==> inputs of job 470 <==
==> flow/design.v (excerpt) <==
module pwmblink(
    input  logic clk,
    input  logic rst,
    output logic RGB_R,
    output logic RGB_B,
    output logic RGB_G
);
make LEC_CHECK=0 CAP_MARGIN=25 CELL_PAD_IN_SITES_DETAIL_PLACEMENT=0 CELL_PAD_IN_SITES_GLOBAL_PLACEMENT=1 CORE_ASPECT_RATIO=1.01 CORE_MARGIN=9 CORE_UTILIZATION=40 CTS_CLUSTER_DIAMETER=376 CTS_CLUSTER_SIZE=55 GPL_TIMING_DRIVEN=1 MAX_ROUTING_LAYER=met4 MIN_ROUTING_LAYER=met1 PLACE_DENSITY_LB_ADDON=0.05 SLEW_MARGIN=20 TNS_END_PERCENT=75 finish   # period 36.2 ns
run.sh (not shown) runs the stock make flow with config.mk's settings and CLKGATE_MAP_FILE=.
==> inputs of job 784, as changes to job 470 <==
==> flow/config.mk (replaced) <==
export PLATFORM = sky130hd
export DESIGN_NAME = pwmblink
export DESIGN_NICKNAME = pwmblink
export VERILOG_FILES = /design/flow/design.v
export SDC_FILE = /design/flow/constraint.sdc
export NUM_CORES = 4
export LEC_CHECK = 0
export CAP_MARGIN = 20
export CORE_MARGIN = 2
export CORE_UTILIZATION = 70
export CTS_CLUSTER_DIAMETER = 324
export MAX_ROUTING_LAYER = met4
export SETUP_SLACK_MARGIN = -1.82
export SLEW_MARGIN = 20
==> flow/constraint.sdc (replaced) <==
create_clock -name core_clock -period 26.5 [get_ports {clk}]
set_input_delay 5.3000 -clock core_clock [delete_from_list [all_inputs] [get_ports {clk}]]
set_output_delay 5.3000 -clock core_clock [all_outputs]
set_load 0.01 [all_outputs]
==> inputs of job 1273, as changes to job 470 <==
==> flow/config.mk (replaced) <==
export PLATFORM = sky130hd
export DESIGN_NAME = pwmblink
export DESIGN_NICKNAME = pwmblink
export VERILOG_FILES = /design/flow/design.v
export SDC_FILE = /design/flow/constraint.sdc
export NUM_CORES = 4
export LEC_CHECK = 0
export CAP_MARGIN = 20
export CORE_MARGIN = 2
export CORE_UTILIZATION = 40
export SLEW_MARGIN = 20
==> flow/constraint.sdc (replaced) <==
create_clock -name core_clock -period 30.2 [get_ports {clk}]
set_input_delay 6.0400 -clock core_clock [delete_from_list [all_inputs] [get_ports {clk}]]
set_output_delay 6.0400 -clock core_clock [all_outputs]
set_load 0.01 [all_outputs]
==> inputs of job 2083, as changes to job 470 <==
==> flow/config.mk (replaced) <==
export PLATFORM = sky130hd
export DESIGN_NAME = pwmblink
export DESIGN_NICKNAME = pwmblink
export VERILOG_FILES = /design/flow/design.v
export SDC_FILE = /design/flow/constraint.sdc
export NUM_CORES = 4
export LEC_CHECK = 0
export CAP_MARGIN = 20
export CORE_MARGIN = 2
export CORE_UTILIZATION = 66
export SLEW_MARGIN = 20
==> flow/constraint.sdc (replaced) <==
create_clock -name core_clock -period 28.9 [get_ports {clk}]
set_input_delay 5.7800 -clock core_clock [delete_from_list [all_inputs] [get_ports {clk}]]
set_output_delay 5.7800 -clock core_clock [all_outputs]
set_load 0.01 [all_outputs]
==> qor summary <==
	job 1273	job 2083	job 784	job 470
Outcome	finished clean	finished clean	finished clean	finished clean
Synth-to-Final Area Change	4.83%	3.21%	2.84%	4.94%
Register share of the cell area	5.08%	5.16%	5.18%	5.07%
Comb power	0.612 mW	0.653 mW	0.711 mW	0.521 mW
Post-layout nets	2,704	2,700	2,699	2,706
Internal power consumption	0.326 mW	0.352 mW	0.383 mW	0.273 mW
Share of power burned in combinational logic	82.7%	82.6%	82.6%	83.3%
Placeable Area	0.0454 mm^2	0.0276 mm^2	0.0260 mm^2	0.0452 mm^2
Worst reg2reg setup slack	27,460 ps	26,130 ps	23,670 ps	33,440 ps
Maximum fanout count along the critical path	14	20	20	23
Power dissipated in the clock network	0.0596 mW	0.0661 mW	0.0725 mW	0.0474 mW
TritonRoute pass-1 iters	7	6	6	5
Cell type of the slowest stage on the worst timing path	xnor2_1	dfxtp_1	dfxtp_1	xnor2_1
First DRT Iteration DRCs	1,517	1,751	1,693	1,037
Warning total across the stage logs	65	67	67	65
# Taps	600	378	335	600
Routed length per instance	19.6 um	20.4 um	21.2 um	20.9 um
Placed wire-length estimate after detailed placement	47,000 um	44,700 um	44,900 um	50,300 um
Total power draw	0.740 mW	0.790 mW	0.861 mW	0.625 mW
Power is estimated from default activity; no workload was simulated.
